==> flow/design.v <==
module fixed_point_alu (
    input clk,
    input rst,
    input [1:0] op,           
    input signed [15:0] a,    
    input signed [15:0] b,    
    output reg signed [23:0] out,   
    output reg overflow       
);
    localparam Q8_MAX_POS = 16'sh7FFF;    
    localparam Q8_MAX_NEG = 16'sh8000;    
    localparam Q16_MAX_POS = 24'sh7FFFFF;  
    localparam Q16_MAX_NEG = 24'sh800000;  
    reg signed [31:0] mul_result;   
    reg signed [23:0] add_sub_result;
    always @(posedge clk or posedge rst) begin
        if (rst) begin
            out <= 0;
            overflow <= 0;
        end else begin
            case (op)
                2'b00: begin
                    add_sub_result = a + b;
                    if ((a > 0 && b > 0 && add_sub_result < 0) || 
                        (a < 0 && b < 0 && add_sub_result > 0)) begin
                        overflow <= 1;
                        out <= (a[15] == 1) ? Q16_MAX_NEG : Q16_MAX_POS;
                    end else begin
                        overflow <= 0;
                        out <= { {8{add_sub_result[15]}}, add_sub_result };  
                    end
                end
                2'b01: begin
                    add_sub_result = a - b;
                    if ((a > 0 && b < 0 && add_sub_result < 0) || 
                        (a < 0 && b > 0 && add_sub_result > 0)) begin
                        overflow <= 1;
                        out <= (a[15] == 1) ? Q16_MAX_NEG : Q16_MAX_POS;
                    end else begin
                        overflow <= 0;
                        out <= { {8{add_sub_result[15]}}, add_sub_result };  
                    end
                end
               2'b10: begin
    mul_result = a * b;   
    if ($signed(mul_result[31:8]) > $signed(Q16_MAX_POS)) begin
        overflow <= 1;
        out <= Q16_MAX_POS;
    end else if ($signed(mul_result[31:8]) < $signed(Q16_MAX_NEG)) begin
        overflow <= 1;
        out <= Q16_MAX_NEG;
    end else begin
        overflow <= 0;
        out <= mul_result[31:8];   
    end
end
                2'b11: begin
                    if (b == 0) begin   
                        overflow <= 1;
                        out <= (a[15] == 1) ? Q16_MAX_NEG : Q16_MAX_POS;
                    end else begin
                        out <= (a << 8) / b;
                        overflow <= 0;
                    end
                end
                default: begin
                    out <= 0;
                    overflow <= 0;
                end
            endcase
        end
    end
endmodule
make LEC_CHECK=0 ABC_AREA=1 CAP_MARGIN=20 CORE_MARGIN=2 CORE_UTILIZATION=71 CTS_CLUSTER_SIZE=100 PLACE_DENSITY=0.37 SLEW_MARGIN=20 TNS_END_PERCENT=5 finish   # period 34.6 ns
run.sh (not shown) runs the stock make flow with config.mk's settings and CLKGATE_MAP_FILE=.
The starting point ended with an error in clock tree synthesis.
Rerun with:
Settings changed: ABC_AREA 1 to default, CORE_UTILIZATION 71 to 40, CTS_CLUSTER_SIZE 100 to default, PLACE_DENSITY 0.37 to default, TNS_END_PERCENT 5 to default.
Clock period 34.6 ns to 60.0 ns, I/O delays scaled along.
=> The changed run completed without violations; area after synthesis came out higher by 2.7%; die size came out higher by 80%; synthesized cell count came out lower by 8.5%.
Rerun with:
Settings changed: ABC_AREA from default to 1, CORE_UTILIZATION 40 to 71, CTS_CLUSTER_SIZE from default to 100, PLACE_DENSITY from default to 0.37.
Clock period 60.0 ns to 41.7 ns, I/O delays scaled along.
The changed run did not get past clock tree synthesis (DPL-0038).
Die area fell by 45%.
Synthesized area decreases by 2.6%.
Synthesized cell count climbs by 9.3%.
Rerun with:
Settings changed: CORE_UTILIZATION 71 to 68, CTS_CLUSTER_DIAMETER from default to 381, CTS_CLUSTER_SIZE 100 to 98, PLACE_DENSITY 0.37 to default, TNS_END_PERCENT from default to 15.
Clock period 41.7 ns to 70.3 ns, I/O delays scaled along.
The new run produced a clean layout. Die area is higher by a few percent. Area after synthesis is unchanged. Synthesized cell count does not change.
Rerun with:
Settings changed: ABC_AREA 1 to default, CORE_UTILIZATION 68 to 40, CTS_CLUSTER_DIAMETER 381 to default, CTS_CLUSTER_SIZE 98 to default, TNS_END_PERCENT 15 to default.
Clock period 70.3 ns to 59.0 ns, I/O delays scaled along.
Worst setup slack degrades by 3200 ps.
Routed wire length went up by about 34%.
Synthesized area went up by 2.7%.
Via count went up by 9.2%.
First-iteration DRC count went up by about 4%.
Die size went up by 73%.

* * *

run 1:
// fixed_point_alu: RTL as listed in full above, without the edits since
clock: 60.0 ns
lec_check: 0
cap_margin: 20
core_aspect_ratio: 0.5
core_margin: 2
core_utilization: 25
cts_cluster_diameter: 332
cts_cluster_size: 99
setup_slack_margin: -1.2
slew_margin: 20
tns_end_percent: 5
Input-level comparison between run 2 and run 1:
- SETUP_SLACK_MARGIN: -1.2 -> 2.15
- CORE_ASPECT_RATIO: 0.5 -> unset
- MAX_ROUTING_LAYER: unset -> met4
- CTS_CLUSTER_DIAMETER: 332 -> unset
- CORE_UTILIZATION: 25 -> 66
- CTS_CLUSTER_SIZE: 99 -> unset
- the clock period (ns, I/O delays scaled along): 60.0 -> 56.0
[summary]
The flow for run 2 finished, though final verification flagged setup timing.
The average wire length per cell after detail routing in run 2 was higher than what run 1 gave.
Run 1 → run 2: combinational share of cell area has increased; routability congestion estimate from global placement has increased.
The inputs of run 3 differ from those of run 2 as listed below.
- ABC_AREA now 1, previously not set
- PLACE_DENSITY_LB_ADDON now 0.2, previously not set
- CORE_UTILIZATION now 71, was 66
### Flow results
- Relative to run 2, post-synthesis simple-gate area fraction increased by 7.3 points in run 3.
- Going from run 2 to run 3, area of the mapped netlist shrank by a few percent.
- Of run 2 and run 3, the higher effective utilization at floorplan belongs to run 3.
- Area of the chip in run 3 vs run 2: down 9.3%
- Run 3 did not finish; the tool stopped in clock tree synthesis with error DPL-0038.
- Completing all stages was not enough for run 2: its layout failed the final checks because of setup timing.

* * *

// fixed_point_alu: RTL as listed in full above, without the edits since
Settings: LEC_CHECK=0, ABC_AREA=0, CAP_MARGIN=0, CORE_ASPECT_RATIO=1.57, CORE_MARGIN=5, CORE_UTILIZATION=58, CTS_CLUSTER_SIZE=21, GPL_TIMING_DRIVEN=0, MAX_ROUTING_LAYER=met4, MIN_ROUTING_LAYER=met1, PLACE_DENSITY=0.75, SETUP_SLACK_MARGIN=5.0, SLEW_MARGIN=10, TNS_END_PERCENT=95; clock period 97.7 ns.
Next try:
ABC_AREA = default   (was 0)
CAP_MARGIN = 20   (was 0)
CORE_ASPECT_RATIO = default   (was 1.57)
CORE_MARGIN = 2   (was 5)
CORE_UTILIZATION = 68   (was 58)
CTS_CLUSTER_DIAMETER = 336   (was default)
CTS_CLUSTER_SIZE = 33   (was 21)
GPL_TIMING_DRIVEN = default   (was 0)
MIN_ROUTING_LAYER = default   (was met1)
PLACE_DENSITY = default   (was 0.75)
SETUP_SLACK_MARGIN = default   (was 5.0)
SLEW_MARGIN = 20   (was 10)
TNS_END_PERCENT = default   (was 95)
clock period = 56.0 ns   (was 97.7 ns; I/O delays follow)
After rerunning: This time the run never finished: it broke off in global routing. Die size shrinks by 19%. Synthesized cell count does not change. Synthesized area is unchanged.
Next try:
ABC_AREA = 1   (was default)
HOLD_SLACK_MARGIN = 0.3   (was default)
MAX_ROUTING_LAYER = default   (was met4)
Result: The new run did not get past clock tree synthesis, error DPL-0033. Area after synthesis drops by 2.6%. Synthesized cell count climbs by 9.3%. Die size drops by 2.6%.
Next try:
ABC_AREA = default   (was 1)
CAP_MARGIN = 5   (was 20)
HOLD_SLACK_MARGIN = default   (was 0.3)
TNS_END_PERCENT = 5   (was default)
This time the run did not get past global routing.
Area after synthesis rose by 2.7%.
Die size rose by 2.7%.
Synthesized cell count fell by 8.5%.
Next try:
ABC_AREA = 1   (was default)
CAP_MARGIN = 20   (was 5)
CTS_CLUSTER_DIAMETER = default   (was 336)
CTS_CLUSTER_SIZE = 98   (was 33)
TNS_END_PERCENT = default   (was 5)
clock period = 78.6 ns   (was 56.0 ns; I/O delays follow)
After rerunning:
- The changed run passed the timing, design-rule and antenna checks
- die area fell by 2.6%
- synthesized cell count grows by 9.3%
- area after synthesis goes down by 2.6%
Next try:
CTS_CLUSTER_DIAMETER = 336   (was default)
CTS_CLUSTER_SIZE = 33   (was 98)
clock period = 53.2 ns   (was 78.6 ns; I/O delays follow)
Result:
- The new run died in global routing (GRT-0116)
- area after synthesis stays the same
- die size is unchanged
- synthesized cell count stays the same

* * *

Starts from the design.v that is shown in full above.
Settings: LEC_CHECK=0, CAP_MARGIN=20, CORE_MARGIN=2, CORE_UTILIZATION=30, SLEW_MARGIN=20; clock period 63.1 ns.
Rerun with:
--- a/flow/config.mk
+++ b/flow/config.mk
@@ -10 +10,3 @@
-export CORE_UTILIZATION = 30
+export CORE_UTILIZATION = 66
+export CTS_CLUSTER_DIAMETER = 336
+export CTS_CLUSTER_SIZE = 33
==> flow/constraint.sdc (replaced) <==
create_clock -name core_clock -period 56.0 [get_ports {clk}]
set_input_delay 11.2000 -clock core_clock [delete_from_list [all_inputs] [get_ports {clk}]]
set_output_delay 11.2000 -clock core_clock [all_outputs]
set_load 0.01 [all_outputs]
Result:
- With this change the flow completed and failed the layout checks on setup timing
- sequential share of layout area shrinks by 0.20 points
- worst hold slack degrades by 1.3 ns
- non-clock buffer count grows by 446
Rerun with:
--- a/flow/config.mk
+++ b/flow/config.mk
@@ -7,0 +8 @@
+export ABC_AREA = 1
@@ -11,2 +12,3 @@
-export CTS_CLUSTER_DIAMETER = 336
-export CTS_CLUSTER_SIZE = 33
+export CTS_CLUSTER_DIAMETER = 52
+export MAX_ROUTING_LAYER = met4
+export SETUP_SLACK_MARGIN = 2.15
@@ -13,0 +16 @@
+export TNS_END_PERCENT = 5
This time the run stopped in 5_1_grt. Synthesized area falls by 2.6%. Synthesized cell count rises by 9.3%. Die area falls by 2.6%.

* * *

Setup of run A:
RTL: the design.v shown in full above, as it stands there.
Settings: LEC_CHECK=0, ABC_AREA=1, CAP_MARGIN=0, CORE_MARGIN=2, CORE_UTILIZATION=40, GPL_ROUTABILITY_DRIVEN=0, GPL_TIMING_DRIVEN=0, MAX_ROUTING_LAYER=met5, SETUP_SLACK_MARGIN=-2.0, SLEW_MARGIN=20, TNS_END_PERCENT=15; clock period 60.0 ns.
Run A finished all stages; layout check result: FAIL, due to negative setup slack.
diff inputs: run A => run B
- changing CAP_MARGIN from 0 to 25
- changing SETUP_SLACK_MARGIN from -2.0 to 5.0
- removing GPL_TIMING_DRIVEN (formerly 0)
Of run A and run B, just one finished clean: run B. Run A: all stages done; final checks FAILED (negative setup slack). What run B reported for via count has to be multiplied by 0.932 to get the figure for run A. Number of endpoints failing setup at the final stage: run B < run A. [diff] setup slack, run B relative to run A: improvement. Required time at the worst-slack endpoint (lower): run A.
Changes in run C relative to run B:
- swapping 25 for 20 in CAP_MARGIN
- clearing MAX_ROUTING_LAYER, which used to be met5
- swapping 15 for 5 in TNS_END_PERCENT
- clearing GPL_ROUTABILITY_DRIVEN, which used to be 0
- putting CTS_CLUSTER_DIAMETER at 386 where nothing was set
- clearing ABC_AREA, which used to be 1
- putting CTS_CLUSTER_SIZE at 98 where nothing was set
- clearing SETUP_SLACK_MARGIN, which used to be 5.0
Notes after the runs:
Delta(worst path buffer plus inverter count, run C - run B) < 0
Relative to run B, the maximum clock frequency measured on run C has increased slightly.
Row area after detailed placement: run C higher / run B lower
Looking at growth of design area from synthesis to finish across run C and run B, the one that comes out higher is run B.
